File: flow/run.sh
#!/bin/bash
# the make line also repeats each setting of config.mk as NAME=value (left out here)
make -C /OpenROAD-flow-scripts/flow DESIGN_CONFIG=/design/flow/config.mk WORK_HOME=/design/flow/orfs CLKGATE_MAP_FILE= finish
File: flow/config.mk
export PLATFORM = sky130hd
export DESIGN_NAME = FPU_top_level
export DESIGN_NICKNAME = FPU_top_level
export VERILOG_FILES = /design/flow/design.v
export SDC_FILE = /design/flow/constraint.sdc
export NUM_CORES = 4
export LEC_CHECK = 0
export CAP_MARGIN = 20
export CELL_PAD_IN_SITES_GLOBAL_PLACEMENT = 2
export CORE_MARGIN = 4
export CORE_UTILIZATION = 62
export GPL_TIMING_DRIVEN = 0
export PLACE_DENSITY_LB_ADDON = 0.15
export SLEW_MARGIN = 20
File: flow/constraint.sdc
create_clock -name core_clock -period 13.8 [get_ports {clk}]
set_input_delay 2.7600 -clock core_clock [delete_from_list [all_inputs] [get_ports {clk}]]
set_output_delay 2.7600 -clock core_clock [all_outputs]
set_load 0.01 [all_outputs]
File: flow/design.v
module ADD_step1
  (
   input  [31:0] floating_point1_in,
   input  [31:0] floating_point2_in,
   output 	 sign_shifted,
   output [25:0] frac_shifted,
   output 	 sign_not_shifted,
   output [25:0] frac_not_shifted,
   output [7:0]  exp_max
   );
   reg  [7:0] 	 unsigned_exp_diff;
   reg 		 cmp_out;  
   wire [31:0] 	 floating_point_shift;
   wire [31:0] 	 floating_point_not_shift;
   reg  [31:0] 	 shifted_floating_point;
   int_compare cmp_exponents (
			      .exp1(floating_point1_in[30:23]), 
			      .exp2(floating_point2_in[30:23]),
			      .u_diff(unsigned_exp_diff),
			      .cmp_out(cmp_out)
			      );
   assign floating_point_shift = cmp_out ? floating_point1_in : floating_point2_in;
   assign floating_point_not_shift = cmp_out ? floating_point2_in : floating_point1_in;
   assign exp_max = cmp_out ? floating_point2_in[30:23] : floating_point1_in[30:23];
   right_shift shift_frac_with_smaller_exp (
	       .fraction({1'b1, floating_point_shift[22:0], 2'b0}),
	       .shift_amount(unsigned_exp_diff),
	       .result(frac_shifted)
	       );
   assign frac_not_shifted = {1'b1, floating_point_not_shift[22:0], 2'b0};
   assign sign_not_shifted = floating_point_not_shift[31];
   assign sign_shifted     = floating_point_shift[31];
endmodule
module ADD_step2
  (
   input  [25:0] frac1,
   input         sign1,
   input  [25:0] frac2,
   input         sign2,
   input  [7:0]  exp_max_in, 
   output        sign_out,
   output [25:0] sum,
   output        carry_out,
   output reg [7:0]  exp_max_out
   );
   reg [26:0] 	 frac1_signed;
   reg [26:0] 	 frac2_signed;
   reg [26:0] 	 sum_signed;
   always_comb begin : exp_max_assignment
      if(sum_signed == 0) exp_max_out = 8'b00000000;
      else exp_max_out = exp_max_in;
   end
   u_to_s change_to_signed1(
			    .sign(sign1),
			    .frac_unsigned(frac1),
			    .frac_signed(frac1_signed)
			    );
   u_to_s change_to_signed2(
			    .sign(sign2),
			    .frac_unsigned(frac2),
			    .frac_signed(frac2_signed)
			    );
  adder_26b add_signed_fracs(
			     .frac1(frac1_signed),
			     .frac2(frac2_signed),
			     .sum(sum_signed),
			     .ovf(carry_out)
			     );
   s_to_u change_to_unsigned(
			     .frac_signed(sum_signed),
			     .sign(sign_out),
			     .frac_unsigned(sum)
			     );
endmodule
module ADD_step3
  (
   input 	 ovf_in,
   input 	 unf_in,
   input 	 dz,  
   input 	 inv,
   input [2:0] 	 frm,
   input [7:0] 	 exponent_max_in,
   input 	 sign_in,
   input [25:0]  frac_in,
   input 	 carry_out,
   output [31:0] floating_point_out,
   output [4:0]  flags
   );
   wire        inexact;
   wire        sign;
   wire [7:0]  exponent;
   wire [22:0] frac;
   assign {sign, exponent, frac} = floating_point_out;
   reg [7:0] exp_minus_shift_amount;
   reg [25:0] shifted_frac;
   reg [7:0]  shifted_amount;
   reg [7:0]  exp_out;
   reg        ovf;
   reg        unf;
   left_shift shift_left (
			  .fraction(frac_in),
			  .result(shifted_frac),
			  .shifted_amount(shifted_amount)
			  );
   subtract SUB (
		 .exp1(exponent_max_in),
		 .shifted_amount(shifted_amount),
		 .result(exp_minus_shift_amount)
		 );
   reg [24:0] round_this;
   always_comb begin
      ovf = 0;
      unf = 0;
      if(carry_out == 1) begin
	 round_this = frac_in[25:1];
	 exp_out    = exponent_max_in + 1;
	 if((exponent_max_in == 8'b11111110) && (~unf_in)) ovf = 1;
      end
      else begin
	 round_this = shifted_frac[24:0];
	 exp_out    = exp_minus_shift_amount;
	 if(({1'b0, exponent_max_in} < shifted_amount) && (~ovf_in)) unf = 1;
      end
   end
   reg [31:0] round_out;
   logic round_flag;
   rounder ROUND (
		  .frm(frm),
		  .sign(sign_in),
		  .exp_in(exp_out),
		  .fraction(round_this),
		  .round_out(round_out),
		  .rounded(round_flag)
		  );
   assign inexact                  = ovf_in | ovf | unf_in | unf | round_flag;
   assign flags                    = {inv, dz, (ovf | ovf_in), (unf | unf_in), inexact};
   assign floating_point_out[31]   = round_out[31];
   assign floating_point_out[30:0] = inv    ? 31'b1111111101111111111111111111111 :
				     ovf_in ? 31'b1111111100000000000000000000000 :
				     ovf    ? 31'b1111111100000000000000000000000 :
				     unf_in ? 31'b0000000000000000000000000000000 :
				     unf    ? 31'b0000000000000000000000000000000 :
				     round_out[30:0];
endmodule
module MUL_step1
  (
   input  [31:0] fp1_in,
   input  [31:0] fp2_in,
   output        sign1,
   output        sign2,
   output [7:0]  exp1,
   output [7:0]  exp2,
   output [25:0] product,
   output        carry_out
   );
   assign sign1 = fp1_in[31];
   assign sign2 = fp2_in[31];
   assign exp1  = fp1_in[30:23];
   assign exp2  = fp2_in[30:23];
   mul_26b MUL (
		.frac_in1({1'b1, fp1_in[22:0], 2'b00}),
		.frac_in2({1'b1, fp2_in[22:0], 2'b00}),
		.frac_out(product),
		.overflow(carry_out)
		);
endmodule  
module MUL_step2
  (
   input        sign1,
   input        sign2,
   input  [7:0] exp1,
   input  [7:0] exp2,
   output       sign_out,
   output [7:0] sum_exp,
   output reg   ovf,
   output reg   unf,
   input        carry
   );
   adder_8b add_EXPs(
		     .carry(carry),
		     .exp1(exp1),
		     .exp2(exp2),
		     .sum(sum_exp),
		     .ovf(ovf),
		     .unf(unf)
		     );
   assign sign_out = sign1 ^ sign2;
endmodule
module int_compare(
	input      [7:0] exp1,
	input      [7:0] exp2,
	output     [7:0] u_diff,
	output reg       cmp_out
);
wire [8:0] u_exp1 = {1'b0, exp1};
wire [8:0] u_exp2 = {1'b0, exp2}; 
reg  [8:0] diff;
assign u_diff = diff[7:0];
always_comb begin 
	diff = u_exp1 - u_exp2;
	case(diff[8]) 
		1'b0: cmp_out = 1'b0;
		1'b1: begin
		      cmp_out = 1'b1; 
		      diff = -diff;
		      end
	endcase
end 
endmodule
module right_shift(
	input      [25:0] fraction,
	input      [7:0]  shift_amount,
	output reg [25:0] result
);
	always_comb begin
		case(shift_amount)
			0 : result = fraction;
			1 : result =  {1'd0, fraction[25:1]}; 
			2 : result =  {2'd0, fraction[25:2]};
			3 : result =  {3'd0, fraction[25:3]};
			4 : result =  {4'd0, fraction[25:4]};
			5 : result =  {5'd0, fraction[25:5]};
			6 : result =  {6'd0, fraction[25:6]};
			7 : result =  {7'd0, fraction[25:7]};
			8 : result =  {8'd0, fraction[25:8]};
			9 : result =  {9'd0, fraction[25:9]};
			10: result = {10'd0, fraction[25:10]}; 
			11: result = {11'd0, fraction[25:11]};
			12: result = {12'd0, fraction[25:12]};
			13: result = {13'd0, fraction[25:13]};
			14: result = {14'd0, fraction[25:14]};
			15: result = {15'd0, fraction[25:15]};
			16: result = {16'd0, fraction[25:16]};
			17: result = {17'd0, fraction[25:17]};
			18: result = {18'd0, fraction[25:18]};
			19: result = {19'd0, fraction[25:19]};
			20: result = {20'd0, fraction[25:20]};
			21: result = {21'd0, fraction[25:21]};
			22: result = {22'd0, fraction[25:22]};
			23: result = {23'd0, fraction[25:23]};
			24: result = {24'd0, fraction[25:24]};
			25: result = {25'd0, fraction[25]};
		   default: result = 26'd0;
	        endcase
	end
endmodule
module u_to_s(
	input             sign,
	input      [25:0] frac_unsigned,
	output reg [26:0] frac_signed
);
always_comb begin
	frac_signed = {1'b0, frac_unsigned};
	if(sign == 1) begin
		frac_signed = -frac_signed;
	end
end
endmodule
module s_to_u(
	input      [26:0] frac_signed,
	output reg        sign,
	output     [25:0] frac_unsigned
);
reg [26:0] rfrac_signed;
assign frac_unsigned = rfrac_signed[25:0];
always_comb begin
        sign = 0;
	rfrac_signed = frac_signed;
	if(frac_signed[26] == 1) begin
		rfrac_signed = -frac_signed;
		sign         = 1;
	end
end
endmodule
module adder_26b(
	input      [26:0] frac1,
	input      [26:0] frac2, 
	output reg [26:0] sum, 
	output reg        ovf
);
always_comb begin 
   sum = frac1 + frac2;
   ovf = 0;
   if(frac1[26] == 1 && frac2[26]== 1 && sum[26] == 0) begin
      ovf = 1;
      sum[26] = 1;
   end
   if(frac1[26] == 0 && frac2[26]== 0 && sum[26] == 1) begin
      ovf = 1;
      sum[26] = 0;
   end
end
endmodule
module mul_26b
(
 input  [25:0] frac_in1,
 input  [25:0] frac_in2,
 output [25:0] frac_out,
 output        overflow
 );
   reg 	[51:0] frac_out_52b;
   assign overflow = frac_out_52b[51];
   assign frac_out = frac_out_52b[50:25];
   always_comb begin : MULTIPLY
      frac_out_52b = frac_in1 * frac_in2;
   end
endmodule   
module adder_8b(
	input carry,
	input [7:0]  exp1,
	input [7:0]  exp2, 
	output [7:0] sum, 
	output 	     ovf,
	output 	     unf
);
   reg [7:0] 	     r_exp1;
   reg [7:0] 	     r_exp2;
   reg [7:0] 	     r_sum;
   always_comb begin
      r_exp1 = exp1 - 8'b10000000;
      r_exp2 = exp2 - 8'b10000000;
      r_sum  = r_exp1 + r_exp2;
   end
   assign sum = (exp1 + exp2) - 8'b10000000;  
   assign ovf = r_sum[7] && ~r_exp1[7] && ~r_exp2[7];
   assign unf = ((carry != 1) || (sum != 8'b11111111)) && (~r_sum[7] && r_exp1[7] && r_exp2[7]);
endmodule
module subtract
(
 input  [7:0] exp1,
 input  [7:0] shifted_amount,
 output [7:0] result
);
   reg [8:0]  u_exp1;
   reg [8:0]  u_shifted_amount;
   reg [8:0]  u_result;
always_comb   begin
   u_exp1           = {1'b0, exp1};
   u_shifted_amount = {1'b0,shifted_amount};
   u_result         = u_exp1 - u_shifted_amount;
end
   assign result = u_result[7:0];
endmodule  
module rounder(
	       input      [2:0]  frm,
	       input 		 sign,
	       input      [7:0]  exp_in,
	       input      [24:0] fraction,
	       output reg [31:0] round_out,
	       output            rounded
	       );
   reg        round_amount;
   localparam RNE = 3'b000;
   localparam RZE = 3'b001;
   localparam RDN = 3'b010;
   localparam RUP = 3'b011;
   localparam RMM = 3'b100;
   always_comb begin
      round_amount = 0;
      if(fraction[24:2] != '1) begin
	 if(frm == RNE) begin
	    if(fraction[1:0] == 2'b11)
	      round_amount = 1;
	 end
	 else if(frm == RZE) begin
	    round_amount = 0;
	 end
	 else if(frm == RDN) begin
	 if(sign == 1 && ((fraction[0] == 1) || (fraction[1] == 1)))
	    round_amount = 1;
	 end
	 else if(frm == RUP) begin
	    if(sign == 0 && ((fraction[0] == 1) || (fraction[1] == 1)))
	      round_amount = 1;
	 end
	 else if(frm == RMM) begin
	    if(fraction[1] == 1)
	      round_amount = 1;
	 end
      end  
   end  
   assign rounded   = round_amount;
   assign round_out = {sign, exp_in, fraction[24:2] + round_amount};
endmodule
module left_shift(
	input      [25:0] fraction,
	output reg [25:0] result,
	output reg [7:0] shifted_amount
);
	always_comb begin
	        result = fraction; 
	        shifted_amount = 0;
		casez(fraction) 
			26'b01????????????????????????: begin result = {fraction[24:0], 1'd0}; shifted_amount = 1;  end
			26'b001???????????????????????: begin result = {fraction[23:0], 2'd0}; shifted_amount = 2;  end
			26'b0001??????????????????????: begin result = {fraction[22:0], 3'd0}; shifted_amount = 3;  end 
			26'b00001?????????????????????: begin result = {fraction[21:0], 4'd0}; shifted_amount = 4;  end
			26'b000001????????????????????: begin result = {fraction[20:0], 5'd0}; shifted_amount = 5;  end
			26'b0000001???????????????????: begin result = {fraction[19:0], 6'd0}; shifted_amount = 6;  end
			26'b00000001??????????????????: begin result = {fraction[18:0], 7'd0}; shifted_amount = 7;  end 
			26'b000000001?????????????????: begin result = {fraction[17:0], 8'd0}; shifted_amount = 8;  end
			26'b0000000001????????????????: begin result = {fraction[16:0], 9'd0}; shifted_amount = 9;  end
			26'b00000000001???????????????: begin result = {fraction[15:0],10'd0}; shifted_amount = 10; end
			26'b000000000001??????????????: begin result = {fraction[14:0],11'd0}; shifted_amount = 11; end
			26'b0000000000001?????????????: begin result = {fraction[13:0],12'd0}; shifted_amount = 12; end
			26'b00000000000001????????????: begin result = {fraction[12:0],13'd0}; shifted_amount = 13; end
			26'b000000000000001???????????: begin result = {fraction[11:0],14'd0}; shifted_amount = 14; end
			26'b0000000000000001??????????: begin result = {fraction[10:0],15'd0}; shifted_amount = 15; end
			26'b00000000000000001?????????: begin result = {fraction[9:0], 16'd0}; shifted_amount = 16; end
			26'b000000000000000001????????: begin result = {fraction[8:0], 17'd0}; shifted_amount = 17; end
			26'b0000000000000000001???????: begin result = {fraction[7:0], 18'd0}; shifted_amount = 18; end
			26'b00000000000000000001??????: begin result = {fraction[6:0], 19'd0}; shifted_amount = 19; end
			26'b000000000000000000001?????: begin result = {fraction[5:0], 20'd0}; shifted_amount = 20; end
			26'b0000000000000000000001????: begin result = {fraction[4:0], 21'd0}; shifted_amount = 21; end
			26'b00000000000000000000001???: begin result = {fraction[3:0], 22'd0}; shifted_amount = 22; end
			26'b000000000000000000000001??: begin result = {fraction[2:0], 23'd0}; shifted_amount = 23; end
			26'b0000000000000000000000001?: begin result = {fraction[1:0], 24'd0}; shifted_amount = 24; end
			26'b00000000000000000000000001: begin result = {fraction[0],   25'd0}; shifted_amount = 25; end
		endcase
	end
endmodule
module FPU_top_level
(
 input 	       clk,
 input 	       nrst,
 input  [31:0] floating_point1,
 input  [31:0] floating_point2,
 input  [2:0]  frm,
 input  [6:0]  funct7,
 output [31:0] floating_point_out,
 output [4:0]  flags
 );
   reg [2:0]   frm2;
   reg [2:0]   frm3;
   reg [6:0]   funct7_2;
   reg [6:0]   funct7_3;
   localparam ADD = 7'b0100000;
   localparam MUL = 7'b0000010;
   reg 	       sign_shifted;
   reg [25:0]  frac_shifted;
   reg 	       sign_not_shifted;
   reg [25:0]  frac_not_shifted;
   reg [7:0]   exp_max;
   reg         mul_sign1;
   reg         mul_sign2;
   reg [7:0]   mul_exp1;
   reg [7:0]   mul_exp2;
   reg [25:0]  product;
   reg         mul_carry_out;
   reg [61:0]  step1_to_step2;
   reg [61:0]  nxt_step1_to_step2;
   reg        add_sign_out;
   reg [25:0] add_sum;
   reg 	      add_carry_out;
   reg [7:0]  add_exp_max;
   reg        mul_sign_out;
   reg [7:0]  sum_exp;
   reg        mul_ovf;
   reg        mul_unf;
   reg        inv;
   reg        inv2;
   reg        inv3;
   reg [37:0] step2_to_step3;
   reg [37:0] nxt_step2_to_step3;
        ADD_step1 addStep1(
			   .floating_point1_in(floating_point1),
			   .floating_point2_in(floating_point2),
			   .sign_shifted(sign_shifted),
			   .frac_shifted(frac_shifted),
			   .sign_not_shifted(sign_not_shifted),
			   .frac_not_shifted(frac_not_shifted),
			   .exp_max(exp_max)
			   );
        MUL_step1 mulStep1(
			   .fp1_in(floating_point1),
			   .fp2_in(floating_point2),
			   .sign1(mul_sign1),
			   .sign2(mul_sign2),
			   .exp1(mul_exp1),
			   .exp2(mul_exp2),
			   .product(product),
			   .carry_out(mul_carry_out)
			   );
   always_comb begin : check_for_invalid_op
      inv = 0;
      if(funct7 == ADD) begin
	 if((floating_point1[30:0] == 31'h7F800000) && 
	    (floating_point2[30:0] == 31'h7F800000) && 
	    (floating_point1[31] ^ floating_point2[31])) begin
	        inv = 1;
	 end
      end
      if(funct7 == MUL) begin
	 if(((floating_point1[30:0] == 31'h00000000)  &&
	     (floating_point2[30:0] == 31'h7F800000)) ||
	    ((floating_point1[30:0] == 31'h7F800000)  &&
	     (floating_point2[30:0] == 31'h00000000))) begin
	        inv = 1;
	 end
      end
   end  
   always_comb begin : select_op_step1to2
      nxt_step1_to_step2 = '0;
      case(funct7)
	ADD: begin
	   nxt_step1_to_step2[61]    = sign_shifted;
	   nxt_step1_to_step2[60:35] = frac_shifted;
	   nxt_step1_to_step2[34]    = sign_not_shifted;
	   nxt_step1_to_step2[33:8]  = frac_not_shifted;
	   nxt_step1_to_step2[7:0]   = exp_max;
	end
	MUL: begin
	   nxt_step1_to_step2[61]    = mul_sign1;
	   nxt_step1_to_step2[60]    = mul_sign2;
           nxt_step1_to_step2[59:52] = mul_exp1;
	   nxt_step1_to_step2[51:44] = mul_exp2;
	   nxt_step1_to_step2[43:18] = product;
	   nxt_step1_to_step2[17]    = mul_carry_out;
	end
      endcase  
   end  
   always_ff @ (posedge clk, negedge nrst) begin : STEP1_to_STEP2
      if(nrst == 0) begin
         frm2           <= 0;
	 step1_to_step2 <= 0;
         funct7_2       <= 0;
	 inv2           <= 0;
      end
      else begin
         frm2           <= frm;
	 step1_to_step2 <= nxt_step1_to_step2;
	 funct7_2       <= funct7;
	 inv2           <= inv;
      end
   end 
	 ADD_step2 add_step2 (
			      .frac1(step1_to_step2[60:35]),     
			      .sign1(step1_to_step2[61]),        
			      .frac2(step1_to_step2[33:8]),      
			      .sign2(step1_to_step2[34]),        
			      .exp_max_in(step1_to_step2[7:0]),  
			      .sign_out(add_sign_out),
			      .sum(add_sum),
			      .carry_out(add_carry_out),
			      .exp_max_out(add_exp_max)
			      );
         MUL_step2 mul_step2 (
			      .sign1(step1_to_step2[61]),    
			      .sign2(step1_to_step2[60]),    
			      .exp1(step1_to_step2[59:52]),  
			      .exp2(step1_to_step2[51:44]),  
			      .sign_out(mul_sign_out),
			      .sum_exp(sum_exp),
			      .ovf(mul_ovf),
			      .unf(mul_unf),
			      .carry(step1_to_step2[17])
			      );
   always_comb begin : select_op_step2to3
      nxt_step2_to_step3 = '0;
      case(funct7_2)
	ADD: begin
	   nxt_step2_to_step3[37:36]= 2'b00;
	   nxt_step2_to_step3[35]   = add_sign_out;
	   nxt_step2_to_step3[34:9] = add_sum;
	   nxt_step2_to_step3[8]    = add_carry_out;
	   nxt_step2_to_step3[7:0]  = add_exp_max;
	end
	MUL: begin
	   nxt_step2_to_step3[37]   = mul_ovf;
       	   nxt_step2_to_step3[36]   = mul_unf;	      
	   nxt_step2_to_step3[35]   = mul_sign_out;
	   nxt_step2_to_step3[34:9] = step1_to_step2[43:18];  
	   nxt_step2_to_step3[8]    = step1_to_step2[17];     
	   nxt_step2_to_step3[7:0]  = sum_exp;
	end
      endcase  
   end  
   always_ff @ (posedge clk, negedge nrst) begin : STEP2_to_STEP3
      if(nrst == 0) begin
	 funct7_3       <= 0;
         step2_to_step3 <= 0;
	 frm3           <= 0;
	 inv3           <= 0;
      end
      else begin
	 funct7_3       <= funct7_2;
	 step2_to_step3 <= nxt_step2_to_step3;
	 frm3           <= frm2;
	 inv3           <= inv2;
      end 
   end  
   reg o;
   always_comb begin
      if((step2_to_step3[7:0] == 8'b11111111) && (step2_to_step3[36] == 1'b0) && (step2_to_step3[8] == 0)) o = 1;
      else o = step2_to_step3[37]; 
   end
   ADD_step3 step3 (
		    .ovf_in(o),
		    .unf_in(step2_to_step3[36]),
		    .dz(1'b0),
		    .inv(inv3),
		    .frm(frm3),
		    .exponent_max_in(step2_to_step3[7:0]),
		    .sign_in(step2_to_step3[35]),
		    .frac_in(step2_to_step3[34:9]),
		    .carry_out(step2_to_step3[8]),
		    .floating_point_out(floating_point_out),
		    .flags(flags)
		    );
 endmodule
==> results.sh, run 1 <==
# source this file to load flow results
export IMPL_outcome="aborted with a tool error"
export IMPL_synthAoiAreaFrac_pct=17.3
export IMPL_mux_share_pct=1.26
export IMPL_synth_edff_count=0
export IMPL_yosys_area_share_adder_pct=37.5
export IMPL_die_width_um=241
export IMPL_core_rowCount=85
export IMPL_synthTopCellsByCount="637 x inv_1, 518 x nand2_1, 489 x fa_1, 286 x clkbuf_1, 256 x and2_1"
export IMPL_xor_share_pct=4.16
export IMPL_error_line="[ERROR FLW-0024] Place density exceeds 1.0 (current PLACE_DENSITY_LB_ADDON =  0.15). Please check if the value of  PLACE_DENSITY_LB_ADDON is between 0 and 0.99."
export IMPL_synth_distinct_cells=96
export IMPL_core_area_um2=53800
export IMPL_top_logic_kind="adder cells"
export IMPL_top_area_share_pct=29.1
export IMPL_die_size_y_um=241
export IMPL_ys_async_sr_fraction_pct=100
export IMPL_dieArea_um2=58100
export IMPL_ys_warnings_count=14
export IMPL_fp_util_pct=62.6
export IMPL_largest_area_cell="fa_1"
export IMPL_synth_seq_share_pct=8.40
export IMPL_ys_area_um2=33700
export IMPL_synth_nets=5013
export IMPL_flow_stopped_at="3_1_place_gp_skip_io"
export IMPL_yosys_cells=4220
export IMPL_top_cells_by_area="fa_1 29%, ha_1 8.5%, dfrtp_1 8.4%"
export IMPL_ff_type="dfrtp_1"
export IMPL_synthCells=4220
export IMPL_syn_avg_cell_area_um2=7.98
export IMPL_ys_ff=113
export IMPL_synthSimpleGateAreaFrac_pct=20.5
export IMPL_synth_area_um2=33700
export IMPL_most_common_cell="inv_1"
==> run 2, diff against run 1 <==
CAP_MARGIN = 10   (was 20)
CELL_PAD_IN_SITES_GLOBAL_PLACEMENT = 1   (was 2)
CORE_ASPECT_RATIO = 1.59   (was unset)
CORE_MARGIN = 2   (was 4)
CORE_UTILIZATION = 47   (was 62)
CTS_CLUSTER_DIAMETER = 398   (was unset)
CTS_CLUSTER_SIZE = 43   (was unset)
GPL_ROUTABILITY_DRIVEN = 0   (was unset)
MAX_ROUTING_LAYER = met4   (was unset)
PLACE_DENSITY = 0.67   (was unset)
PLACE_DENSITY_LB_ADDON = unset   (was 0.15)
TNS_END_PERCENT = 60   (was unset)
clock period = 10.5 ns   (was 13.8 ns; I/O delays follow)
==> run 2 against run 1 <==
Net effect:
- now clean on timing, DRC and antenna
- die size is 27% higher
- synthesized cell count stayed put
- area after synthesis stayed put
==> results.sh, run 2 <==
# source this file to load flow results
export IMPL_grt_pass1_wl_um=236000
export IMPL_hp_start="frm2[2]"
export IMPL_finalHoldViolations=0
export IMPL_drtIter0Drc=3925
export IMPL_path_max_fanout=10
export IMPL_fin_setup_tns_ps=0
export IMPL_fin_crit_sh_pct=99.6
export IMPL_grt_max_degree=81
export IMPL_synth_distinct_cells=96
export IMPL_relSlewSlack_pct=11.8
export IMPL_cts_sinks=113
export IMPL_synth_nets=5013
export IMPL_antenna_found_initial=10
export IMPL_hold_path_depth=0
export IMPL_dieArea_um2=73900
export IMPL_overflow=0
export IMPL_finalNetCount=5157
export IMPL_core_rowCount=123
export IMPL_wl_per_cell_um=30.4
export IMPL_cp_slowest_cell="clkdlybuf4s15_1"
export IMPL_path_depth=27
export IMPL_synth_seq_share_pct=8.40
export IMPL_drc=0
export IMPL_synthSimpleGateAreaFrac_pct=20.5
export IMPL_met2RoutedLength_um=76500
export IMPL_ys_async_sr_fraction_pct=100
export IMPL_endpoint="step1_to_step2[42]"
export IMPL_ctsHtreeMaxLevel=4
export IMPL_worstPathArrival_ps=10800
export IMPL_worstSetupPathType="in2reg"
export IMPL_postRouteAntennaNets=0
export IMPL_finalMaxSlewViolations=0
export IMPL_core_area_um2=70800
export IMPL_top_layer="met4"
export IMPL_finalSetupViolCount=0
export IMPL_timing_rr_start="step1_to_step2[42]"
export IMPL_fillCellCount=7140
export IMPL_critical_path_top_delay_family="adder cells"
export IMPL_start_kind="input port"
export IMPL_min_period_ps=10460
export IMPL_port_buffers=108
export IMPL_clock_latency_ps=520
export IMPL_max_slew_worst_pin_slew_ps=1290
export IMPL_clock_path_buffers=3
export IMPL_mux_share_pct=1.26
export IMPL_wl_met1_um=50500
export IMPL_die_width_um=216
export IMPL_firstDrtPassIters=9
export IMPL_crit_path_max_incr_delay_ps=860
export IMPL_outcome="finished clean"
export IMPL_logic_area_um2=27400
export IMPL_largest_area_cell="fa_1"
export IMPL_cts_root_buf="clkbuf_16"
export IMPL_die_size_y_um=342
export IMPL_xor_share_pct=4.16
export IMPL_finalInstanceArea_um2=37000
export IMPL_syn_avg_cell_area_um2=7.98
export IMPL_ioPinCount=113
export IMPL_top_logic_kind="adder cells"
export IMPL_regArea_um2=2830
export IMPL_reg2reg_slack_ps=4180
export IMPL_fp_util_pct=47.6
export IMPL_rsz0062_at_grt="false"
export IMPL_final_core_util_pct=52.2
export IMPL_yosys_cells=4220
export IMPL_layout_setup_ws_ps=44.6
export IMPL_clk_pin_slew_worst_paths_ps=50
export IMPL_most_common_cell="inv_1"
export IMPL_wl_met3_um=14300
export IMPL_dp_hpwl_um=128000
export IMPL_fmax_mhz=95.6
export IMPL_cp_required_ps=10850
export IMPL_top_area_share_pct=29.1
export IMPL_reg2reg_to="step2_to_step3[5]"
export IMPL_crit_start="floating_point2[11]"
export IMPL_synth_area_um2=33700
export IMPL_warnings=35
export IMPL_synth_edff_count=0
export IMPL_wl_um=162000
export IMPL_cts_tree="done"
export IMPL_synthTopCellsByCount="637 x inv_1, 518 x nand2_1, 489 x fa_1, 286 x clkbuf_1, 256 x and2_1"
export IMPL_synthAoiAreaFrac_pct=17.3
export IMPL_syn2layout_area_growth_pct=9.78
export IMPL_viasPerCell=6.40
export IMPL_top_cells_by_area="fa_1 29%, ha_1 8.5%, dfrtp_1 8.4%"
export IMPL_yosys_area_share_adder_pct=37.5
export IMPL_hold_class="reg2reg"
export IMPL_path_buffers=8
export IMPL_crit_top_cell="fa_1"
export IMPL_ys_area_um2=33700
export IMPL_finalClockSkew_ps=21.1
export IMPL_ff_type="dfrtp_1"
export IMPL_hold_end="frm3[2]"
export IMPL_dpl_cell_area_um2=36000
export IMPL_first_global_vias=35100
export IMPL_numCtsBuffers=25
export IMPL_detailroute_via_count=34000
export IMPL_cts_hold_buf=0
export IMPL_grt_usage_pct=45.7
export IMPL_critPathCaptureType="flip-flop"
export IMPL_ys_warnings_count=14
export IMPL_max_cap_viol_count=0
export IMPL_dp_slack_ps=-1830
export IMPL_r2r_cells=19
export IMPL_ys_ff=113
export IMPL_synthCells=4220
[run 2: layer usage]
layer | track usage (%) | vias up
li1 | - | 14400
met1 | 43.7 | 16400
met2 | 73.9 | 2234
met3 | 12.7 | 1037
met4 | 43.2 | 0
met5 | - | -
[run 2: layout make-up]
cell class	instances	share of cell area [%]
clock inverter	1	0.0203
multi-input combinational	3152	74.0
buffer	313	3.66
clock buffer	29	1.79
timing repair buffer	117	3.12
inverter	642	6.53
tap	937	3.17
antenna	10	0.0677
sequential	113	7.65
[run 2: what timing repair did]
item,in CTS,in global routing
buffers inserted,0,1
resized,102,11
endpoints found under the setup margin,17,8
pin swaps,0,1
[run 2: through the flow]
stage          hold slack, ps  instances
2_1_floorplan             331       4220
3_3_place_gp              331       5265
3_5_place_dp              336       5269
4_1_cts                   355       5299
5_1_grt                   356       5313
6_report                  352       5314
==> run 3, diff against run 2 <==
CAP_MARGIN = 20   (was 10)
CELL_PAD_IN_SITES_GLOBAL_PLACEMENT = unset   (was 1)
CORE_ASPECT_RATIO = unset   (was 1.59)
CORE_UTILIZATION = 60   (was 47)
CTS_CLUSTER_DIAMETER = unset   (was 398)
CTS_CLUSTER_SIZE = unset   (was 43)
GPL_ROUTABILITY_DRIVEN = unset   (was 0)
GPL_TIMING_DRIVEN = unset   (was 0)
MAX_ROUTING_LAYER = unset   (was met4)
PLACE_DENSITY = unset   (was 0.67)
SETUP_SLACK_MARGIN = 0.83   (was unset)
TNS_END_PERCENT = unset   (was 60)
clock period = 5.88 ns   (was 10.5 ns; I/O delays follow)
==> run 3 against run 2 <==
Net effect:
- the run now fails in 5_1_grt
- die size decreased by 21%
- synthesized cell count unchanged
- area after synthesis unchanged
==> results.sh, run 3 <==
# source this file to load flow results
export IMPL_xor_share_pct=4.16
export IMPL_core_rowCount=86
export IMPL_ioPinCount=113
export IMPL_outcome="aborted with a tool error"
export IMPL_dp_hpwl_um=101000
export IMPL_core_area_um2=55300
export IMPL_top_cells_by_area="fa_1 29%, ha_1 8.5%, dfrtp_1 8.4%"
export IMPL_dp_slack_ps=-2610
export IMPL_largest_area_cell="fa_1"
export IMPL_die_size_y_um=241
export IMPL_dpl_cell_area_um2=40400
export IMPL_synthSimpleGateAreaFrac_pct=20.5
export IMPL_flow_stopped_at="5_1_grt"
export IMPL_cts_sinks=113
export IMPL_synthCells=4220
export IMPL_ys_async_sr_fraction_pct=100
export IMPL_fp_util_pct=60.9
export IMPL_ys_area_um2=33700
export IMPL_clock_path_buffers=2
export IMPL_yosys_cells=4220
export IMPL_die_width_um=241
export IMPL_cts_hold_buf=0
export IMPL_synthTopCellsByCount="637 x inv_1, 518 x nand2_1, 489 x fa_1, 286 x clkbuf_1, 256 x and2_1"
export IMPL_ff_type="dfrtp_1"
export IMPL_synth_distinct_cells=96
export IMPL_dieArea_um2=58000
export IMPL_synthAoiAreaFrac_pct=17.3
export IMPL_syn_avg_cell_area_um2=7.98
export IMPL_place_inst=5402
export IMPL_yosys_area_share_adder_pct=37.5
export IMPL_synth_seq_share_pct=8.40
export IMPL_mux_share_pct=1.26
export IMPL_top_area_share_pct=29.1
export IMPL_top_logic_kind="adder cells"
export IMPL_synth_edff_count=0
export IMPL_synth_area_um2=33700
export IMPL_most_common_cell="inv_1"
export IMPL_gp_congestion=1.03
export IMPL_ctsHtreeMaxLevel=4
export IMPL_synth_nets=5013
export IMPL_numCtsBuffers=17
export IMPL_cts_root_buf="clkbuf_16"
export IMPL_ys_warnings_count=14
export IMPL_port_buffers=111
export IMPL_ys_ff=113
run 3: what timing repair did:
item / in CTS
buffers inserted: 164
endpoints found under the setup margin: 105
pin swaps: 222
cloned: 25
resized: 663
run 3: through the flow:
stage | hold slack [ps]
4_1_cts | 354
2_1_floorplan | 331
3_3_place_gp | 334
3_5_place_dp | 343
==> run 4, diff against run 3 <==
CORE_UTILIZATION = 66   (was 60)
CTS_CLUSTER_DIAMETER = 359   (was unset)
CTS_CLUSTER_SIZE = 50   (was unset)
SETUP_SLACK_MARGIN = -0.38   (was 0.83)
clock period = 6.86 ns   (was 5.88 ns; I/O delays follow)
==> run 4 against run 3 <==
Net effect:
- the flow again stops in 5_1_grt
- die size decreased by 8.9%
- synthesized cell count stayed put
- area after synthesis unchanged
==> results.sh, run 4 <==
# source this file to load flow results
export IMPL_synth_edff_count=0
export IMPL_ys_async_sr_fraction_pct=100
export IMPL_ys_warnings_count=14
export IMPL_place_inst=5120
export IMPL_syn_avg_cell_area_um2=7.98
export IMPL_synthSimpleGateAreaFrac_pct=20.5
export IMPL_synth_seq_share_pct=8.40
export IMPL_mux_share_pct=1.26
export IMPL_outcome="aborted with a tool error"
export IMPL_overflow=72
export IMPL_synthCells=4220
export IMPL_flow_stopped_at="5_1_grt"
export IMPL_synth_nets=5013
export IMPL_die_size_y_um=230
export IMPL_fp_util_pct=67.0
export IMPL_ys_area_um2=33700
export IMPL_top_logic_kind="adder cells"
export IMPL_synthTopCellsByCount="637 x inv_1, 518 x nand2_1, 489 x fa_1, 286 x clkbuf_1, 256 x and2_1"
export IMPL_yosys_cells=4220
export IMPL_ioPinCount=113
export IMPL_dieArea_um2=52800
export IMPL_port_buffers=111
export IMPL_yosys_area_share_adder_pct=37.5
export IMPL_most_common_cell="inv_1"
export IMPL_error_line="[ERROR GRT-0232] Routing congestion too high. Check the congestion heatmap in the GUI."
export IMPL_synth_distinct_cells=96
export IMPL_core_area_um2=50300
export IMPL_synthAoiAreaFrac_pct=17.3
export IMPL_cts_hold_buf=0
export IMPL_cts_sinks=113
export IMPL_grt_usage_pct=77.9
export IMPL_xor_share_pct=4.16
export IMPL_top_area_share_pct=29.1
export IMPL_ctsHtreeMaxLevel=4
export IMPL_numCtsBuffers=17
export IMPL_ff_type="dfrtp_1"
export IMPL_synth_area_um2=33700
export IMPL_core_rowCount=82
export IMPL_ys_ff=113
export IMPL_cts_root_buf="clkbuf_16"
export IMPL_gp_congestion=1.06
export IMPL_top_cells_by_area="fa_1 29%, ha_1 8.5%, dfrtp_1 8.4%"
export IMPL_clock_path_buffers=2
export IMPL_dp_hpwl_um=101000
export IMPL_die_width_um=230
export IMPL_largest_area_cell="fa_1"
export IMPL_dp_slack_ps=-2070
-- run 4: layer usage --
layer  global-route usage [%]  GRT overflow
met4                     71.9            30
met5                     51.4             0
met2                     91.7            37
met1                     78.3             1
met3                     66.2             4
-- run 4: metrics by stage --
stage / setup TNS [ps] / area [um2] / utilization (%)
after floorplan: -7360 / 34300 / -
after global placement: -38400 / 38300 / 76.2
after detailed placement: -42860 / 38300 / 76.2
after CTS: -18170 / 40400 / 80.4
-- run 4: repair_timing --
action,in CTS
resized,311
setup endpoints to repair,35
gates cloned,20
setup buffers,78
pin swaps,79
==> run 5, diff against run 4 <==
ABC_AREA = 1   (was unset)
CAP_MARGIN = 30   (was 20)
CORE_ASPECT_RATIO = 1.42   (was unset)
CORE_MARGIN = 6   (was 2)
CORE_UTILIZATION = 34   (was 66)
CTS_CLUSTER_DIAMETER = 30   (was 359)
CTS_CLUSTER_SIZE = 93   (was 50)
MAX_ROUTING_LAYER = met4   (was unset)
MIN_ROUTING_LAYER = met2   (was unset)
PLACE_DENSITY_LB_ADDON = 0.03   (was unset)
SETUP_SLACK_MARGIN = unset   (was -0.38)
SLEW_MARGIN = 15   (was 20)
clock period = 12.7 ns   (was 6.86 ns; I/O delays follow)
==> run 5 against run 4 <==
Net effect:
- the run now finishes clean
- die size is 110% higher
- area after synthesis is 5.7% higher
- synthesized cell count is 30% higher
==> results.sh, run 5 <==
# source this file to load flow results
export IMPL_ys_async_sr_fraction_pct=100
export IMPL_top_logic_kind="adder cells"
export IMPL_synthTopCellsByCount="1312 x nand2_1, 1183 x inv_1, 624 x nor2_1, 489 x fa_1, 280 x nand3_1"
export IMPL_top_area_share_pct=27.5
export IMPL_place_inst=6773
export IMPL_grt_pass1_wl_um=248000
export IMPL_outcome="finished clean"
export IMPL_min_period_ps=9980
export IMPL_die_size_y_um=398
export IMPL_yosys_area_share_adder_pct=35.5
export IMPL_critPathCaptureType="primary output"
export IMPL_hp_start="frm2[0]"
export IMPL_timing_rr_start="step1_to_step2[35]"
export IMPL_cts_sinks=113
export IMPL_hold_class="reg2reg"
export IMPL_largest_area_cell="fa_1"
export IMPL_detailroute_via_count=50500
export IMPL_finalHoldViolations=0
export IMPL_drc=0
export IMPL_finalSetupViolCount=0
export IMPL_clock_path_buffers=2
export IMPL_holdWs_ps=363
export IMPL_reg2reg_to="step2_to_step3[1]"
export IMPL_cp_required_ps=10160
export IMPL_clock_latency_ps=480
export IMPL_core_area_um2=103000
export IMPL_r2r_cells=27
export IMPL_ys_area_um2=35600
export IMPL_layout_setup_ws_ps=2720
export IMPL_finalClockSkew_ps=11.1
export IMPL_syn_avg_cell_area_um2=6.50
export IMPL_yosys_cells=5478
export IMPL_crit_path_max_incr_delay_ps=870
export IMPL_crit_start="step2_to_step3[21]"
export IMPL_ys_warnings_count=14
export IMPL_grt_max_degree=74
export IMPL_worstPathArrival_ps=7440
export IMPL_dp_hpwl_um=129000
export IMPL_critical_path_top_delay_family="simple AND/OR/NAND/NOR gates"
export IMPL_drtIter0Drc=12100
export IMPL_fillCellCount=11500
export IMPL_ioPinCount=113
export IMPL_finalNonFillerCells=6894
export IMPL_fmax_mhz=100
export IMPL_postRouteAntennaNets=0
export IMPL_hold_path_depth=0
export IMPL_xor_share_pct=1.89
export IMPL_synth_edff_count=0
export IMPL_syn2layout_area_growth_pct=9.62
export IMPL_clk_pin_slew_worst_paths_ps=70
export IMPL_postCtsSetupRepairBufs=0
export IMPL_wl_um=170000
export IMPL_gp_congestion=1.05
export IMPL_crit_top_cell="nand2_1"
export IMPL_core_rowCount=140
export IMPL_antenna_found_initial=16
export IMPL_viasPerCell=7.33
export IMPL_rsz0062_at_grt="false"
export IMPL_cts_tree="done"
export IMPL_synthAoiAreaFrac_pct=10.1
export IMPL_grt_usage_pct=45.8
export IMPL_synthSimpleGateAreaFrac_pct=28.7
export IMPL_cts_hold_buf=0
export IMPL_warnings=33
export IMPL_endpoint="floating_point_out[20]"
export IMPL_reg2reg_slack_ps=6460
export IMPL_path_buffers=5
export IMPL_finalNetCount=6249
export IMPL_fin_crit_sh_pct=78.6
export IMPL_dp_slack_ps=2410
export IMPL_cp_slowest_cell="dfrtp_1"
export IMPL_fin_setup_tns_ps=0
export IMPL_synth_area_um2=35600
export IMPL_max_slew_worst_pin_slew_ps=1110
export IMPL_ff_type="dfrtp_1"
export IMPL_fp_util_pct=34.5
export IMPL_port_buffers=111
export IMPL_wl_per_cell_um=24.7
export IMPL_hold_end="frm3[0]"
export IMPL_synth_distinct_cells=63
export IMPL_path_max_fanout=25
export IMPL_ctsHtreeMaxLevel=4
export IMPL_relSlewSlack_pct=25.8
export IMPL_synth_seq_share_pct=7.94
export IMPL_dieArea_um2=113000
export IMPL_most_common_cell="nand2_1"
export IMPL_ctsResizeCount=0
export IMPL_numCtsBuffers=17
export IMPL_max_cap_viol_count=0
export IMPL_mux_share_pct=0.0281
export IMPL_worstSetupPathType="reg2out"
export IMPL_die_width_um=284
export IMPL_cts_root_buf="clkbuf_16"
export IMPL_path_depth=26
export IMPL_finalMaxSlewViolations=0
export IMPL_overflow=0
export IMPL_synth_nets=6271
export IMPL_start_kind="flip-flop"
export IMPL_top_cells_by_area="fa_1 27%, nand2_1 14%, inv_1 12%"
export IMPL_ys_ff=113
export IMPL_first_global_vias=54300
export IMPL_synthCells=5478
export IMPL_firstDrtPassIters=22
-- run 5: per-stage QoR --
step           utilization [%]  area [um2]
2_1_floorplan                -       35600
3_3_place_gp              36.9       38100
3_5_place_dp              36.9       38100
4_1_cts                   37.5       38700
5_1_grt                   37.8       39000
6_report                  37.8       39000
-- run 5: routing by layer --
layer / track usage (%) / part of all wire (%) / up-vias
met1: - / 0 / 17800
met2: 57.8 / 50 / 14000
met3: 52.8 / 37 / 2029
met5: - / 0 / -
li1: - / - / 16700
met4: 10.9 / 13 / 0
-- run 5: cell type report --
cell class | instances | area [um2] | share of cell area (%)
multi-input combinational | 3896 | 27200 | 69.7
inverter | 1207 | 4530 | 11.6
sequential | 113 | 2830 | 7.25
timing repair buffer | 221 | 1990 | 5.10
tap | 1349 | 1690 | 4.32
clock buffer | 17 | 425 | 1.09
antenna | 76 | 190 | 0.487
clock inverter | 15 | 169 | 0.433
==> run 6, diff against run 5 <==
ABC_AREA = unset   (was 1)
CAP_MARGIN = 35   (was 30)
CORE_ASPECT_RATIO = unset   (was 1.42)
CORE_MARGIN = 2   (was 6)
CORE_UTILIZATION = 70   (was 34)
CTS_CLUSTER_DIAMETER = unset   (was 30)
CTS_CLUSTER_SIZE = 34   (was 93)
MAX_ROUTING_LAYER = unset   (was met4)
MIN_ROUTING_LAYER = unset   (was met2)
PLACE_DENSITY_LB_ADDON = unset   (was 0.03)
SETUP_SLACK_MARGIN = 0.92   (was unset)
SLEW_MARGIN = 20   (was 15)
clock period = 5.38 ns   (was 12.7 ns; I/O delays follow)
==> run 6 against run 5 <==
Net effect:
- the flow now stops in 5_1_grt
- die size fell by 56%
- synthesized cell count fell by 23%
- area after synthesis fell by 5.4%
==> results.sh, run 6 <==
# source this file to load flow results
export IMPL_synth_nets=5013
export IMPL_dieArea_um2=49900
export IMPL_most_common_cell="inv_1"
export IMPL_ioPinCount=113
export IMPL_dpl_cell_area_um2=40500
export IMPL_error_line="[ERROR GRT-0116] Global routing finished with congestion. Check the congestion regions in the DRC Viewer."
export IMPL_ys_async_sr_fraction_pct=100
export IMPL_outcome="aborted with a tool error"
export IMPL_top_cells_by_area="fa_1 29%, ha_1 8.5%, dfrtp_1 8.4%"
export IMPL_ys_ff=113
export IMPL_die_width_um=223
export IMPL_numCtsBuffers=17
export IMPL_synth_area_um2=33700
export IMPL_grt_usage_pct=82.6
export IMPL_synth_distinct_cells=96
export IMPL_synthTopCellsByCount="637 x inv_1, 518 x nand2_1, 489 x fa_1, 286 x clkbuf_1, 256 x and2_1"
export IMPL_syn_avg_cell_area_um2=7.98
export IMPL_dp_hpwl_um=99600
export IMPL_synth_seq_share_pct=8.40
export IMPL_ys_warnings_count=14
export IMPL_cts_sinks=113
export IMPL_die_size_y_um=223
export IMPL_ff_type="dfrtp_1"
export IMPL_synthSimpleGateAreaFrac_pct=20.5
export IMPL_port_buffers=111
export IMPL_yosys_area_share_adder_pct=37.5
export IMPL_ys_area_um2=33700
export IMPL_mux_share_pct=1.26
export IMPL_flow_stopped_at="5_1_grt"
export IMPL_synthAoiAreaFrac_pct=17.3
export IMPL_xor_share_pct=4.16
export IMPL_overflow=246
export IMPL_top_logic_kind="adder cells"
export IMPL_place_inst=5268
export IMPL_core_area_um2=47600
export IMPL_yosys_cells=4220
export IMPL_synthCells=4220
export IMPL_core_rowCount=80
export IMPL_cts_root_buf="clkbuf_16"
export IMPL_fp_util_pct=70.7
export IMPL_largest_area_cell="fa_1"
export IMPL_clock_path_buffers=2
export IMPL_synth_edff_count=0
export IMPL_ctsHtreeMaxLevel=4
export IMPL_top_area_share_pct=29.1
export IMPL_gp_congestion=1.16
-- run 6: what timing repair did --
| action | 4_1_cts |
|---|---|
| setup buffers | 181 |
| endpoints found under the setup margin | 111 |
| hold buffers | 0 |
| pin swaps | 252 |
| cloned | 30 |
| resized | 865 |
-- run 6: routing by layer --
metal  GRT usage, %  GRT overflow
met5           29.0             2
met4           84.7           131
met3           68.1             4
met2           96.8           105
met1           83.9             4
-- run 6: stage by stage --
| step | util (%) | setup WS, ps | TNS [ps] |
|---|---|---|---|
| 2_1_floorplan | - | -1820 | -38490 |
| 3_3_place_gp | 85.0 | -3090 | -85550 |
| 3_5_place_dp | 85.0 | -3250 | -94390 |
| 4_1_cts | 95.0 | -2070 | -59900 |
==> run 7, diff against run 6 <==
CAP_MARGIN = 20   (was 35)
CORE_UTILIZATION = 66   (was 70)
CTS_CLUSTER_DIAMETER = 298   (was unset)
CTS_CLUSTER_SIZE = unset   (was 34)
HOLD_SLACK_MARGIN = -0.09   (was unset)
SETUP_SLACK_MARGIN = 0.97   (was 0.92)
clock period = 7.7 ns   (was 5.38 ns; I/O delays follow)
==> run 7 against run 6 <==
Net effect:
- the run again fails in 5_1_grt
- area after synthesis unchanged
- die size increased by 6.0%
- synthesized cell count unchanged
==> results.sh, run 7 <==
# source this file to load flow results
export IMPL_outcome="aborted with a tool error"
export IMPL_flow_stopped_at="5_1_grt"
export IMPL_error_line="[ERROR GRT-0116] Global routing finished with congestion. Check the congestion regions in the DRC Viewer."
export IMPL_overflow=109
export IMPL_core_rowCount=82
export IMPL_clock_path_buffers=2
export IMPL_cts_hold_buf=0
export IMPL_synthTopCellsByCount="637 x inv_1, 518 x nand2_1, 489 x fa_1, 286 x clkbuf_1, 256 x and2_1"
export IMPL_ctsHtreeMaxLevel=4
export IMPL_synth_edff_count=0
export IMPL_synth_seq_share_pct=8.40
export IMPL_synth_area_um2=33700
export IMPL_dp_hpwl_um=101000
export IMPL_ioPinCount=113
export IMPL_grt_usage_pct=77.5
export IMPL_core_area_um2=50300
export IMPL_mux_share_pct=1.26
export IMPL_ys_async_sr_fraction_pct=100
export IMPL_syn_avg_cell_area_um2=7.98
export IMPL_ys_warnings_count=14
export IMPL_place_inst=5086
export IMPL_synthSimpleGateAreaFrac_pct=20.5
export IMPL_largest_area_cell="fa_1"
export IMPL_die_size_y_um=230
export IMPL_synth_nets=5013
export IMPL_dieArea_um2=52800
export IMPL_most_common_cell="inv_1"
export IMPL_gp_congestion=1.06
export IMPL_yosys_cells=4220
export IMPL_die_width_um=230
export IMPL_numCtsBuffers=17
export IMPL_port_buffers=111
export IMPL_top_area_share_pct=29.1
export IMPL_cts_root_buf="clkbuf_16"
export IMPL_synthAoiAreaFrac_pct=17.3
export IMPL_xor_share_pct=4.16
export IMPL_top_logic_kind="adder cells"
export IMPL_ys_ff=113
export IMPL_cts_sinks=113
export IMPL_fp_util_pct=67.0
export IMPL_synthCells=4220
export IMPL_top_cells_by_area="fa_1 29%, ha_1 8.5%, dfrtp_1 8.4%"
export IMPL_ff_type="dfrtp_1"
export IMPL_yosys_area_share_adder_pct=37.5
export IMPL_synth_distinct_cells=96
export IMPL_ys_area_um2=33700
[run 7: repair_timing]
action	in CTS
buffers inserted	168
resized	611
pin swaps	221
endpoints found under the setup margin	60
cloned	21
[run 7: layer usage]
layer / GRT overflow / GRT usage (%)
met5: 2 / 41.7
met1: 3 / 78.3
met2: 52 / 92.5
met4: 48 / 73.2
met3: 4 / 64.0
[run 7: stage by stage]
| step | cell area [um2] | worst slack [ps] |
|---|---|---|
| floorplan | 34300 | 34.1 |
| global placement | 38000 | -980 |
| detailed placement | 38000 | -1270 |
| CTS | 42000 | -219 |
==> run 8, diff against run 7 <==
CAP_MARGIN = 15   (was 20)
CORE_ASPECT_RATIO = 1.59   (was unset)
CORE_UTILIZATION = 72   (was 66)
CTS_CLUSTER_DIAMETER = 102   (was 298)
CTS_CLUSTER_SIZE = 43   (was unset)
MAX_ROUTING_LAYER = met4   (was unset)
PLACE_DENSITY = 0.67   (was unset)
SETUP_SLACK_MARGIN = -0.59   (was 0.97)
TNS_END_PERCENT = 60   (was unset)
clock period = 8.37 ns   (was 7.7 ns; I/O delays follow)
==> run 8 against run 7 <==
Net effect:
- the flow again stops in 5_1_grt
- synthesized cell count is the same
- die size shrank 8.1%
- area after synthesis is the same
==> results.sh, run 8 <==
# source this file to load flow results
export IMPL_core_rowCount=99
export IMPL_synth_seq_share_pct=8.40
export IMPL_ctsHtreeMaxLevel=4
export IMPL_ff_type="dfrtp_1"
export IMPL_xor_share_pct=4.16
export IMPL_cts_root_buf="clkbuf_16"
export IMPL_synthSimpleGateAreaFrac_pct=20.5
export IMPL_outcome="aborted with a tool error"
export IMPL_ctsResizeCount=2
export IMPL_clock_path_buffers=2
export IMPL_ys_warnings_count=14
export IMPL_top_cells_by_area="fa_1 29%, ha_1 8.5%, dfrtp_1 8.4%"
export IMPL_synth_distinct_cells=96
export IMPL_flow_stopped_at="5_1_grt"
export IMPL_top_logic_kind="adder cells"
export IMPL_ys_async_sr_fraction_pct=100
export IMPL_fp_util_pct=73.1
export IMPL_ys_ff=113
export IMPL_numCtsBuffers=17
export IMPL_synthCells=4220
export IMPL_die_size_y_um=277
export IMPL_dp_hpwl_um=105000
export IMPL_port_buffers=111
export IMPL_cts_hold_buf=0
export IMPL_syn_avg_cell_area_um2=7.98
export IMPL_synthAoiAreaFrac_pct=17.3
export IMPL_yosys_area_share_adder_pct=37.5
export IMPL_cts_sinks=113
export IMPL_ys_area_um2=33700
export IMPL_synth_nets=5013
export IMPL_postCtsSetupRepairBufs=0
export IMPL_dp_slack_ps=-1090
export IMPL_largest_area_cell="fa_1"
export IMPL_dieArea_um2=48600
export IMPL_core_area_um2=46100
export IMPL_most_common_cell="inv_1"
export IMPL_yosys_cells=4220
export IMPL_gp_congestion=1.16
export IMPL_mux_share_pct=1.26
export IMPL_die_width_um=176
export IMPL_place_inst=5004
export IMPL_ioPinCount=113
export IMPL_synth_edff_count=0
export IMPL_top_area_share_pct=29.1
export IMPL_grt_usage_pct=66.9
export IMPL_synth_area_um2=33700
export IMPL_error_line="[ERROR GRT-0232] Routing congestion too high. Check the congestion heatmap in the GUI."
export IMPL_synthTopCellsByCount="637 x inv_1, 518 x nand2_1, 489 x fa_1, 286 x clkbuf_1, 256 x and2_1"
export IMPL_overflow=3
run 8: layer usage:
metal | overflow | track usage [%]
met1 | 0 | 65.3
met2 | 1 | 88.9
met3 | 0 | 39.4
met4 | 2 | 67.1
met5 | - | -
run 8: per-stage QoR:
stage,utilization (%),instance area (um2),TNS (ps)
2_1_floorplan,-,33700,-239
4_1_cts,82.9,38200,-6370
3_5_place_dp,81.7,37700,-17130
3_3_place_gp,81.7,37700,-9100
==> run 9, diff against run 8 <==
CAP_MARGIN = 20   (was 15)
CORE_ASPECT_RATIO = unset   (was 1.59)
CORE_UTILIZATION = 40   (was 72)
CTS_CLUSTER_DIAMETER = 281   (was 102)
CTS_CLUSTER_SIZE = 17   (was 43)
HOLD_SLACK_MARGIN = unset   (was -0.09)
MAX_ROUTING_LAYER = unset   (was met4)
PLACE_DENSITY = unset   (was 0.67)
SETUP_SLACK_MARGIN = 1.15   (was -0.59)
SLEW_MARGIN = 0   (was 20)
TNS_END_PERCENT = unset   (was 60)
clock period = 10.0 ns   (was 8.37 ns; I/O delays follow)
==> run 9 against run 8 <==
Net effect:
- now clean on timing, DRC and antenna
- area after synthesis did not move
- synthesized cell count did not move
- die size rose by 78%
==> results.sh, run 9 <==
# source this file to load flow results
export IMPL_outcome="finished clean"
export IMPL_reg2reg_to="step2_to_step3[4]"
export IMPL_cp_required_ps=8000
export IMPL_core_rowCount=106
export IMPL_grt_pass1_wl_um=189000
export IMPL_gp_congestion=0.975
export IMPL_die_width_um=294
export IMPL_antenna_found_initial=5
export IMPL_top_logic_kind="adder cells"
export IMPL_syn2layout_area_growth_pct=12.7
export IMPL_top_area_share_pct=29.1
export IMPL_die_size_y_um=294
export IMPL_clock_path_buffers=2
export IMPL_finalHoldViolations=0
export IMPL_firstDrtPassIters=12
export IMPL_ioPinCount=113
export IMPL_mux_share_pct=1.26
export IMPL_min_period_ps=8600
export IMPL_dieArea_um2=86500
export IMPL_path_buffers=2
export IMPL_cp_slowest_cell="dfrtp_1"
export IMPL_synth_edff_count=0
export IMPL_fillCellCount=8347
export IMPL_fin_crit_sh_pct=86.0
export IMPL_synth_seq_share_pct=8.40
export IMPL_worstPathArrival_ps=6600
export IMPL_port_buffers=111
export IMPL_most_common_cell="inv_1"
export IMPL_synthSimpleGateAreaFrac_pct=20.5
export IMPL_synth_nets=5013
export IMPL_ys_area_um2=33700
export IMPL_synthAoiAreaFrac_pct=17.3
export IMPL_ys_ff=113
export IMPL_grt_max_degree=62
export IMPL_synth_distinct_cells=96
export IMPL_finalMaxSlewViolations=0
export IMPL_wl_per_cell_um=23.5
export IMPL_clk_pin_slew_worst_paths_ps=60
export IMPL_cts_tree="done"
export IMPL_clock_latency_ps=450
export IMPL_critPathCaptureType="primary output"
export IMPL_max_slew_worst_pin_slew_ps=1110
export IMPL_largest_area_cell="fa_1"
export IMPL_numCtsBuffers=17
export IMPL_start_kind="flip-flop"
export IMPL_cts_root_buf="clkbuf_16"
export IMPL_finalSetupViolCount=0
export IMPL_finalClockSkew_ps=20.1
export IMPL_reg2reg_slack_ps=3350
export IMPL_postRouteAntennaNets=0
export IMPL_drc=0
export IMPL_overflow=0
export IMPL_first_global_vias=31900
export IMPL_ff_type="dfrtp_1"
export IMPL_synthCells=4220
export IMPL_max_cap_viol_count=0
export IMPL_relSlewSlack_pct=23.8
export IMPL_worstSetupPathType="reg2out"
export IMPL_grt_usage_pct=27.9
export IMPL_crit_start="step2_to_step3[23]"
export IMPL_fp_util_pct=40.3
export IMPL_detailroute_via_count=31800
export IMPL_rsz0062_at_grt="false"
export IMPL_path_depth=17
export IMPL_r2r_cells=20
export IMPL_syn_avg_cell_area_um2=7.98
export IMPL_timing_rr_start="step1_to_step2[43]"
export IMPL_hold_path_depth=0
export IMPL_ys_async_sr_fraction_pct=100
export IMPL_place_inst=5258
export IMPL_drtIter0Drc=3221
export IMPL_fmax_mhz=116
export IMPL_yosys_area_share_adder_pct=37.5
export IMPL_holdWs_ps=351
export IMPL_crit_path_max_incr_delay_ps=1050
export IMPL_path_max_fanout=26
export IMPL_cts_sinks=113
export IMPL_dp_hpwl_um=89900
export IMPL_wl_um=125000
export IMPL_synthTopCellsByCount="637 x inv_1, 518 x nand2_1, 489 x fa_1, 286 x clkbuf_1, 256 x and2_1"
export IMPL_crit_top_cell="ha_1"
export IMPL_endpoint="floating_point_out[22]"
export IMPL_path_cells="or4b_2 -> o22ai_1 -> nor4_1 -> and3_1 -> buf_4 -> a41oi_1 -> o22a_1 -> nor3_2 -> nand3_1 -> o21a_1 -> ha_1 -> ha_1 -> and4_1 -> and3_4 -> a41o_1 -> a2111oi_2 -> clkdlybuf4s50_1"
export IMPL_xor_share_pct=4.16
export IMPL_critical_path_top_delay_family="simple AND/OR/NAND/NOR gates"
export IMPL_ys_warnings_count=14
export IMPL_warnings=33
export IMPL_yosys_cells=4220
export IMPL_hold_class="reg2reg"
export IMPL_ctsHtreeMaxLevel=4
export IMPL_fin_setup_tns_ps=0
export IMPL_hold_end="frm3[2]"
export IMPL_finalNetCount=5026
export IMPL_core_area_um2=83600
export IMPL_viasPerCell=5.98
export IMPL_top_cells_by_area="fa_1 29%, ha_1 8.5%, dfrtp_1 8.4%"
export IMPL_finalNonFillerCells=5328
export IMPL_synth_area_um2=33700
export IMPL_hp_start="frm2[2]"
[run 9: metal layers]
layer	part of all wire, %	global-route usage, %
met1	40	36.9
met2	46	45.4
met3	9.6	4.66
met4	5.1	11.3
met5	0.010	0
[run 9: stage by stage]
stage	worst slack, ps	instance area, um2	util (%)
floorplan	1230	33700	-
global placement	449	36400	43.5
detailed placement	311	36400	43.5
CTS	1160	37200	44.5
global route	1150	37900	45.4
finish	1400	38000	45.4
[run 9: layout make-up]
| class | instances | area [um2] | area share [%] |
|---|---|---|---|
| flip-flops and latches | 113 | 2830 | 7.45 |
| multi-input cells | 3152 | 27400 | 72.3 |
| well taps | 1080 | 1350 | 3.56 |
| diodes | 2 | 5.00 | 0.0132 |
| inverters | 642 | 2420 | 6.38 |
| clock buffers | 17 | 425 | 1.12 |
| clock inverters | 15 | 161 | 0.425 |
| repair buffers | 307 | 3310 | 8.73 |
[run 9: repair_timing]
action,in CTS,in global routing
hold buffers,0,0
pin swaps,3,8
setup endpoints to repair,14,31
gates cloned,5,20
gates resized,42,120
setup buffers,1,9
==> run 10, diff against run 9 <==
ABC_AREA = 1   (was unset)
CAP_MARGIN = 5   (was 20)
CORE_UTILIZATION = 72   (was 40)
CTS_CLUSTER_DIAMETER = 203   (was 281)
CTS_CLUSTER_SIZE = 99   (was 17)
SETUP_SLACK_MARGIN = 0.8   (was 1.15)
SLEW_MARGIN = 20   (was 0)
TNS_END_PERCENT = 10   (was unset)
clock period = 7.83 ns   (was 10.0 ns; I/O delays follow)
==> run 10 against run 9 <==
Net effect:
- the run now fails in 5_1_grt
- area after synthesis is 5.7% higher
- synthesized cell count rose by 30%
- die size is 41% lower
==> results.sh, run 10 <==
# source this file to load flow results
export IMPL_ys_warnings_count=14
export IMPL_gp_congestion=1.12
export IMPL_xor_share_pct=1.89
export IMPL_largest_area_cell="fa_1"
export IMPL_dpl_cell_area_um2=39400
export IMPL_dp_slack_ps=-522
export IMPL_port_buffers=111
export IMPL_clock_path_buffers=2
export IMPL_ys_ff=113
export IMPL_die_size_y_um=226
export IMPL_dieArea_um2=51200
export IMPL_error_line="[ERROR GRT-0116] Global routing finished with congestion. Check the congestion regions in the DRC Viewer."
export IMPL_die_width_um=226
export IMPL_yosys_area_share_adder_pct=35.5
export IMPL_outcome="aborted with a tool error"
export IMPL_ys_async_sr_fraction_pct=100
export IMPL_dp_hpwl_um=106000
export IMPL_ff_type="dfrtp_1"
export IMPL_ctsHtreeMaxLevel=4
export IMPL_synthTopCellsByCount="1312 x nand2_1, 1183 x inv_1, 624 x nor2_1, 489 x fa_1, 280 x nand3_1"
export IMPL_most_common_cell="nand2_1"
export IMPL_synthAoiAreaFrac_pct=10.1
export IMPL_synth_nets=6271
export IMPL_synth_seq_share_pct=7.94
export IMPL_yosys_cells=5478
export IMPL_top_cells_by_area="fa_1 27%, nand2_1 14%, inv_1 12%"
export IMPL_flow_stopped_at="5_1_grt"
export IMPL_synthSimpleGateAreaFrac_pct=28.7
export IMPL_mux_share_pct=0.0281
export IMPL_cts_root_buf="clkbuf_16"
export IMPL_core_area_um2=48800
export IMPL_place_inst=6279
export IMPL_syn_avg_cell_area_um2=6.50
export IMPL_synth_edff_count=0
export IMPL_grt_usage_pct=84.3
export IMPL_ys_area_um2=35600
export IMPL_top_area_share_pct=27.5
export IMPL_cts_sinks=113
export IMPL_top_logic_kind="adder cells"
export IMPL_fp_util_pct=72.9
export IMPL_core_rowCount=81
export IMPL_synth_area_um2=35600
export IMPL_ioPinCount=113
export IMPL_synth_distinct_cells=63
export IMPL_numCtsBuffers=17
export IMPL_overflow=337
export IMPL_cts_hold_buf=0
export IMPL_synthCells=5478
==> run 10: metal layers <==
layer,overflow,global-route usage [%]
met1,23,84.8
met2,154,95.3
met3,42,74.7
met4,115,82.4
met5,3,51.8
==> run 10: timing repair <==
action | in CTS
pin swaps | 107
resized | 349
setup endpoints to repair | 45
cloned | 26
endpoints found under the hold margin | 0
setup buffers | 101
